==> v11: inputs <==
==> flow/design.v <==
`timescale 1ns / 1ps
module complex_multiplier#(parameter INPUT_DATA_WIDTH = 16)
    (
        input  wire                                    i_clk,
        input  wire                                    i_rst,
        input  wire signed [INPUT_DATA_WIDTH-1:0]      i_real_h,
        input  wire signed [INPUT_DATA_WIDTH-1:0]      i_imag_h,
        input  wire signed [INPUT_DATA_WIDTH-1:0]      i_real_y,
        input  wire signed [INPUT_DATA_WIDTH-1:0]      i_imag_y,
        output reg  signed [INPUT_DATA_WIDTH*2:0]      o_real,
        output reg  signed [INPUT_DATA_WIDTH*2:0]      o_imag
    );
    reg signed [INPUT_DATA_WIDTH*2-1:0] ac;
    reg signed [INPUT_DATA_WIDTH*2-1:0] ad;
    reg signed [INPUT_DATA_WIDTH*2-1:0] cb;
    reg signed [INPUT_DATA_WIDTH*2-1:0] bd;
    always@(posedge i_clk) begin
        if(i_rst)begin
            o_real <= 0;
            o_imag <= 0;
            ac     <= 0;
            ad     <= 0;
            cb     <= 0;
            bd     <= 0;
        end         
        else begin
            ac <= i_real_h * i_real_y;
            ad <= i_real_h * i_imag_y;
            cb <= i_real_y * i_imag_h;
            bd <= i_imag_h * i_imag_y;
            o_real <= ac - bd;
            o_imag <= ad + cb;
        end
    end
endmodule
==> flow/run.sh <==
#!/bin/bash
# the make line also repeats each setting of config.mk as NAME=value (left out here)
make -C /OpenROAD-flow-scripts/flow DESIGN_CONFIG=/design/flow/config.mk WORK_HOME=/design/flow/orfs CLKGATE_MAP_FILE= finish
==> flow/config.mk <==
export PLATFORM = sky130hd
export DESIGN_NAME = complex_multiplier
export DESIGN_NICKNAME = complex_multiplier
export VERILOG_FILES = /design/flow/design.v
export SDC_FILE = /design/flow/constraint.sdc
export NUM_CORES = 4
export LEC_CHECK = 0
export ABC_AREA = 1
export CAP_MARGIN = 10
export CELL_PAD_IN_SITES_GLOBAL_PLACEMENT = 3
export CORE_MARGIN = 4
export CORE_UTILIZATION = 23
export CTS_CLUSTER_SIZE = 76
export GPL_ROUTABILITY_DRIVEN = 0
export HOLD_SLACK_MARGIN = 0.12
export MAX_ROUTING_LAYER = met4
export MIN_ROUTING_LAYER = met2
export PLACE_DENSITY_LB_ADDON = 0.22
export SETUP_SLACK_MARGIN = 0.62
export SLEW_MARGIN = 20
export TNS_END_PERCENT = 85
==> flow/constraint.sdc <==
create_clock -name core_clock -period 6.29 [get_ports {i_clk}]
set_input_delay 1.2580 -clock core_clock [delete_from_list [all_inputs] [get_ports {i_clk}]]
set_output_delay 1.2580 -clock core_clock [all_outputs]
set_load 0.01 [all_outputs]
==> inputs of v25, as changes to v11 <==
ABC_AREA = unset   (was 1)
CAP_MARGIN = 20   (was 10)
CELL_PAD_IN_SITES_GLOBAL_PLACEMENT = unset   (was 3)
CORE_MARGIN = 2   (was 4)
CORE_UTILIZATION = 40   (was 23)
CTS_CLUSTER_SIZE = unset   (was 76)
GPL_ROUTABILITY_DRIVEN = unset   (was 0)
HOLD_SLACK_MARGIN = unset   (was 0.12)
MAX_ROUTING_LAYER = unset   (was met4)
MIN_ROUTING_LAYER = unset   (was met2)
PLACE_DENSITY_LB_ADDON = unset   (was 0.22)
SETUP_SLACK_MARGIN = unset   (was 0.62)
TNS_END_PERCENT = unset   (was 85)
==> flow/constraint.sdc (replaced) <==
create_clock -name core_clock -period 10.0 [get_ports {i_clk}]
set_input_delay 2.0000 -clock core_clock [delete_from_list [all_inputs] [get_ports {i_clk}]]
set_output_delay 2.0000 -clock core_clock [all_outputs]
set_load 0.01 [all_outputs]
==> inputs of v20, as changes to v11 <==
CAP_MARGIN = 5   (was 10)
CELL_PAD_IN_SITES_GLOBAL_PLACEMENT = unset   (was 3)
CORE_MARGIN = 2   (was 4)
CORE_UTILIZATION = 72   (was 23)
CTS_CLUSTER_DIAMETER = 270   (was unset)
CTS_CLUSTER_SIZE = 42   (was 76)
GPL_ROUTABILITY_DRIVEN = unset   (was 0)
HOLD_SLACK_MARGIN = 0.28   (was 0.12)
MIN_ROUTING_LAYER = unset   (was met2)
PLACE_DENSITY_LB_ADDON = unset   (was 0.22)
SETUP_SLACK_MARGIN = 0.76   (was 0.62)
TNS_END_PERCENT = unset   (was 85)
==> flow/constraint.sdc (replaced) <==
create_clock -name core_clock -period 5.0 [get_ports {i_clk}]
set_input_delay 1.0000 -clock core_clock [delete_from_list [all_inputs] [get_ports {i_clk}]]
set_output_delay 1.0000 -clock core_clock [all_outputs]
set_load 0.01 [all_outputs]
==> comparison table <==
|  | v20 | v11 | v25 |
|---|---|---|---|
| Final worst setup slack | - | 87.84 ps | 1082 ps |
| Sequential cell area in the final layout | - | 3884 sq um | 3884 sq um |
| Total number of warnings across the stage logs | - | 29 | 26 |
| Largest buffer count on any clock path | - | 2 | 2 |
| Number of placement rows | 98 | 174 | 125 |
| Number of vias per cell after detailed routing | - | 5.833 | 5.040 |
| Met2 WL | - | 115100 microns | 59270 microns |
| Die Height | 273.7 microns | 485.1 microns | 347.4 microns |
| Count of endpoints failing setup in the final report | - | 0 | 0 |
| Met3 layer wire length in the routed design | - | 109700 microns | 7903 microns |
| Largest net degree at the start of global routing | - | 64 | 69 |
| Post-Place Cells | 8818 | 10960 | 6744 |
| Antenna violation net count after detailed routing | - | 0 | 0 |
| Detailed-routing iteration count for the pre-antenna-repair pass | - | 44 | 6 |
| Count of cells along the worst register-to-register path | - | 10 | 11 |
| Outcome | stopped before the end | timing/DRC/antenna clean | timing/DRC/antenna clean |
| Last stage reached | clock tree synthesis | - | - |

========
==> inputs of quartz <==
// complex_multiplier: RTL as listed in full above, without the edits since
make LEC_CHECK=0 CAP_MARGIN=20 CELL_PAD_IN_SITES_GLOBAL_PLACEMENT=0 CORE_MARGIN=2 CORE_UTILIZATION=72 CTS_CLUSTER_SIZE=54 PLACE_DENSITY=0.7 SLEW_MARGIN=15 finish   # period 6.88 ns
run.sh (not shown) runs the stock make flow with config.mk's settings and CLKGATE_MAP_FILE=.
==> inputs of raven, as changes to quartz <==
==> flow/config.mk (replaced) <==
export PLATFORM = sky130hd
export DESIGN_NAME = complex_multiplier
export DESIGN_NICKNAME = complex_multiplier
export VERILOG_FILES = /design/flow/design.v
export SDC_FILE = /design/flow/constraint.sdc
export NUM_CORES = 4
export LEC_CHECK = 0
export CAP_MARGIN = 20
export CORE_MARGIN = 2
export CORE_UTILIZATION = 65
export MAX_ROUTING_LAYER = met4
export SLEW_MARGIN = 20
==> flow/constraint.sdc (replaced) <==
create_clock -name core_clock -period 6.89 [get_ports {i_clk}]
set_input_delay 1.3780 -clock core_clock [delete_from_list [all_inputs] [get_ports {i_clk}]]
set_output_delay 1.3780 -clock core_clock [all_outputs]
set_load 0.01 [all_outputs]
==> qor summary <==
| item | quartz | raven |
|---|---|---|
| Run status | failed layout checks | failed layout checks |
| Violated checks | negative setup slack | negative setup slack |
| Worst-skew pair later-pin latency | 0.53 ns | 0.51 ns |
| Setup-failing EPs final | 60 | 2 |
| Placeable core region | 64580 um^2 | 71610 um^2 |
| Highest layer used for signal routing | met5 | met4 |
| Global routing met1 resource utilization | 56.93% | 52.67% |
| Wire length after detailed routing | 186.9 mm | 142.4 mm |
| Final design utilization | 90.97% | 82.32% |
| Cell area after placement | 54200 um^2 | 54460 um^2 |
| OpenROAD warning count | 33 | 31 |
| Non-clock buffer area fraction after layout | 15.87% | 16.09% |
| GP Congestion | 0.9300 | 0.9453 |
| Share of the core filled by cells before placement | 73.03% | 65.86% |
| Placed instance count | 6550 | 6661 |
| Seq/total area | 6.611% | 6.588% |

========
==> inputs of job 8588 <==
Starts from the design.v that is shown in full above.
export LEC_CHECK = 0
export CAP_MARGIN = 20
export CORE_MARGIN = 2
export CORE_UTILIZATION = 40
export SLEW_MARGIN = 20
create_clock -name core_clock -period 5.42 [get_ports {i_clk}]
==> job 9641: changes against job 8588 <==
Settings changed: CORE_UTILIZATION 40 to 72, MAX_ROUTING_LAYER set to met4, PLACE_DENSITY set to 0.95, TNS_END_PERCENT set to 5.
==> flow/constraint.sdc (replaced) <==
create_clock -name core_clock -period 6.89 [get_ports {i_clk}]
set_input_delay 1.3780 -clock core_clock [delete_from_list [all_inputs] [get_ports {i_clk}]]
set_output_delay 1.3780 -clock core_clock [all_outputs]
set_load 0.01 [all_outputs]
==> job 1762: changes against job 8588 <==
Settings changed: ABC_AREA set to 1, CORE_UTILIZATION 40 to 72, CTS_CLUSTER_DIAMETER set to 248, CTS_CLUSTER_SIZE set to 96, PLACE_DENSITY set to 0.42, TNS_END_PERCENT set to 15.
==> flow/constraint.sdc (replaced) <==
create_clock -name core_clock -period 5.51 [get_ports {i_clk}]
set_input_delay 1.1020 -clock core_clock [delete_from_list [all_inputs] [get_ports {i_clk}]]
set_output_delay 1.1020 -clock core_clock [all_outputs]
set_load 0.01 [all_outputs]
==> qor summary <==
metric	job 8588	job 9641	job 1762
Die outline width	347 µm	260 µm	274 µm
Yosys cell count	5189	5189	7276
Pre-placement core utilization	40.5%	73.0%	73.0%
Top-area cell share	44.6%	44.6%	40.2%
Outcome	complete, but fails checks	stopped before the end	stopped before the end
Last stage reached	-	global routing (5_1_grt)	global routing (5_1_grt)
Reasons for failing layout checks	negative setup slack	-	-
HPWL after detailed placement	112 mm	133 mm	141 mm
Seq/Total Area, Yosys	8.24%	8.24%	7.42%
RD Place Congestion	0.930	0.968	1.01
Resized Gates After CTS	890	641	895
Number of nets produced by synthesis	6697	6697	8784
Area inside the core boundary	117000 µm²	64600 µm²	71700 µm²
Synthesis area per yosys	47200 µm²	47200 µm²	52400 µm²
Synth Area in Compound Gates	6.34%	6.34%	4.24%
Number of placement rows	125	93	98
Multiplexer share of the synthesized area	0.162%	0.162%	0%

========
==> sierra <==
RTL: the design.v shown in full above, as it stands there.
==> flow/config.mk <==
export PLATFORM = sky130hd
export DESIGN_NAME = complex_multiplier
export DESIGN_NICKNAME = complex_multiplier
export VERILOG_FILES = /design/flow/design.v
export SDC_FILE = /design/flow/constraint.sdc
export NUM_CORES = 4
export LEC_CHECK = 0
export CAP_MARGIN = 20
export CELL_PAD_IN_SITES_GLOBAL_PLACEMENT = 1
export CORE_MARGIN = 8
export CORE_UTILIZATION = 48
export CTS_CLUSTER_DIAMETER = 330
export CTS_CLUSTER_SIZE = 54
export GPL_TIMING_DRIVEN = 0
export SETUP_SLACK_MARGIN = -0.57
export SLEW_MARGIN = 5
export TNS_END_PERCENT = 15
==> flow/constraint.sdc <==
create_clock -name core_clock -period 5.8 [get_ports {i_clk}]
set_input_delay 1.1600 -clock core_clock [delete_from_list [all_inputs] [get_ports {i_clk}]]
set_output_delay 1.1600 -clock core_clock [all_outputs]
set_load 0.01 [all_outputs]
==> garnet: changes against sierra <==
ABC_AREA = 1   (was unset)
CELL_PAD_IN_SITES_GLOBAL_PLACEMENT = unset   (was 1)
CORE_MARGIN = 2   (was 8)
CORE_UTILIZATION = 69   (was 48)
CTS_CLUSTER_DIAMETER = unset   (was 330)
CTS_CLUSTER_SIZE = 96   (was 54)
GPL_TIMING_DRIVEN = unset   (was 0)
PLACE_DENSITY = 0.42   (was unset)
SETUP_SLACK_MARGIN = unset   (was -0.57)
SLEW_MARGIN = 20   (was 5)
==> flow/constraint.sdc (replaced) <==
create_clock -name core_clock -period 5.51 [get_ports {i_clk}]
set_input_delay 1.1020 -clock core_clock [delete_from_list [all_inputs] [get_ports {i_clk}]]
set_output_delay 1.1020 -clock core_clock [all_outputs]
set_load 0.01 [all_outputs]
==> results.txt <==
yosys + openroad results -> FA/HA/MAJ Cells, Area Fraction 49.5%, status stopped before the end, port bufs between 100 and 150, chip area 0.0781 sq mm, Placer Congestion 0.987, global-route track usage on met2 a little under nine tenths, Total Routing Usage GR 66.4%, post-synthesis net count 8784, Error [ERROR GRT-0116] Global routing finished with congestion. Check the congestion regions in the DRC Viewer., sequential share of the synthesized area under 10%, Failed at global routing, post-CTS setup buffers 133
(the above is from garnet)
==> results.txt <==
run metrics: status finished with violations, layout check fault list negative setup slack, dpl hpwl between 100 and 150 mm, FA/HA/MAJ Cells, Area Fraction 55.0%, Root Buffer clkbuf_16, Total Routing Usage GR 31.6%, FP Rows 115, fin worst setup slack -1.17 ns, GRT met1 Usage ~45%, Placer Congestion between 0.9 and 1, sequential share of the synthesized area 8.24%, post-synthesis net count 6697, post-CTS setup buffers about 140, TritonCTS clock tree yes, MaxCap Viol Count 0, # nets final 7034, Critical Path AT roughly 7.3 ns, Final setup violation count 76, port bufs 130
(the above is from sierra)

========
==> inputs of exp/cedar <==
RTL: the design.v shown in full above, as it stands there.
==> flow/config.mk <==
export PLATFORM = sky130hd
export DESIGN_NAME = complex_multiplier
export DESIGN_NICKNAME = complex_multiplier
export VERILOG_FILES = /design/flow/design.v
export SDC_FILE = /design/flow/constraint.sdc
export NUM_CORES = 4
export LEC_CHECK = 0
export CAP_MARGIN = 20
export CORE_MARGIN = 2
export CORE_UTILIZATION = 48
export CTS_CLUSTER_DIAMETER = 228
export GPL_TIMING_DRIVEN = 1
export PLACE_DENSITY = 0.77
export SLEW_MARGIN = 20
==> flow/constraint.sdc <==
create_clock -name core_clock -period 12.1 [get_ports {i_clk}]
set_input_delay 2.4200 -clock core_clock [delete_from_list [all_inputs] [get_ports {i_clk}]]
set_output_delay 2.4200 -clock core_clock [all_outputs]
set_load 0.01 [all_outputs]
==> exp/willow (differences from exp/cedar) <==
==> flow/config.mk (replaced) <==
export PLATFORM = sky130hd
export DESIGN_NAME = complex_multiplier
export DESIGN_NICKNAME = complex_multiplier
export VERILOG_FILES = /design/flow/design.v
export SDC_FILE = /design/flow/constraint.sdc
export NUM_CORES = 4
export LEC_CHECK = 0
export CAP_MARGIN = 40
export CORE_MARGIN = 2
export CORE_UTILIZATION = 72
export MAX_ROUTING_LAYER = met4
export PLACE_DENSITY_LB_ADDON = 0.01
export SETUP_SLACK_MARGIN = 1.81
export SLEW_MARGIN = 20
==> flow/constraint.sdc (replaced) <==
create_clock -name core_clock -period 6.88 [get_ports {i_clk}]
set_input_delay 1.3760 -clock core_clock [delete_from_list [all_inputs] [get_ports {i_clk}]]
set_output_delay 1.3760 -clock core_clock [all_outputs]
set_load 0.01 [all_outputs]
==> notes <==
exp/willow failed in 5_1_grt, error GRT-0232. exp/cedar finished with timing, DRC and antenna clean. Synthesized cell count is the same in exp/willow and exp/cedar. Synthesized area is the same in exp/cedar and exp/willow. In exp/willow the die area is lower than in exp/cedar, by 33%.

========
==> run a: inputs <==
// complex_multiplier: RTL as listed in full above, without the edits since
==> flow/config.mk <==
export PLATFORM = sky130hd
export DESIGN_NAME = complex_multiplier
export DESIGN_NICKNAME = complex_multiplier
export VERILOG_FILES = /design/flow/design.v
export SDC_FILE = /design/flow/constraint.sdc
export NUM_CORES = 4
export LEC_CHECK = 0
export CAP_MARGIN = 20
export CORE_MARGIN = 10
export CORE_UTILIZATION = 53
export CTS_CLUSTER_DIAMETER = 336
export CTS_CLUSTER_SIZE = 100
export SLEW_MARGIN = 20
export TNS_END_PERCENT = 5
==> flow/constraint.sdc <==
create_clock -name core_clock -period 10.0 [get_ports {i_clk}]
set_input_delay 2.0000 -clock core_clock [delete_from_list [all_inputs] [get_ports {i_clk}]]
set_output_delay 2.0000 -clock core_clock [all_outputs]
set_load 0.01 [all_outputs]
==> inputs of run b, as changes to run a <==
--- a/flow/config.mk
+++ b/flow/config.mk
@@ -8,7 +8,4 @@
 export CAP_MARGIN = 20
-export CORE_MARGIN = 10
-export CORE_UTILIZATION = 53
-export CTS_CLUSTER_DIAMETER = 336
-export CTS_CLUSTER_SIZE = 100
+export CORE_MARGIN = 2
+export CORE_UTILIZATION = 42
 export SLEW_MARGIN = 20
-export TNS_END_PERCENT = 5
==> flow/constraint.sdc (replaced) <==
create_clock -name core_clock -period 9.0 [get_ports {i_clk}]
set_input_delay 1.8000 -clock core_clock [delete_from_list [all_inputs] [get_ports {i_clk}]]
set_output_delay 1.8000 -clock core_clock [all_outputs]
set_load 0.01 [all_outputs]
==> flow_summary.json <==
{
  "dp_hpwl_um": 106000,
  "top_layer_used": "met5",
  "comb_share_pct": 73.3,
  "wl_met3_um": 7180,
  "crit_arrival_ns": 8.62,
  "wl_met2_um": 58600,
  "logic_area_um2": 37900,
  "period_used_pct": 91.4,
  "dpl_cell_area_um2": 51100,
  "status": "timing/DRC/antenna clean",
  "grt_max_degree": 58,
  "nWellTaps": 1488,
  "fillCellCount": 10800,
  "drt_pass1_iterations": 6,
  "wl_per_cell_um": 18.5,
  "slowest_delay_ns": 0.77
}
# the run above: run b

==> flow_summary.json <==
{
  "status": "timing/DRC/antenna clean",
  "fillCellCount": 8161,
  "top_layer_used": "met4",
  "wl_per_cell_um": 20.1,
  "dp_hpwl_um": 108000,
  "period_used_pct": 88.2,
  "crit_arrival_ns": 9.19,
  "drt_pass1_iterations": 5
}
# the run above: run a

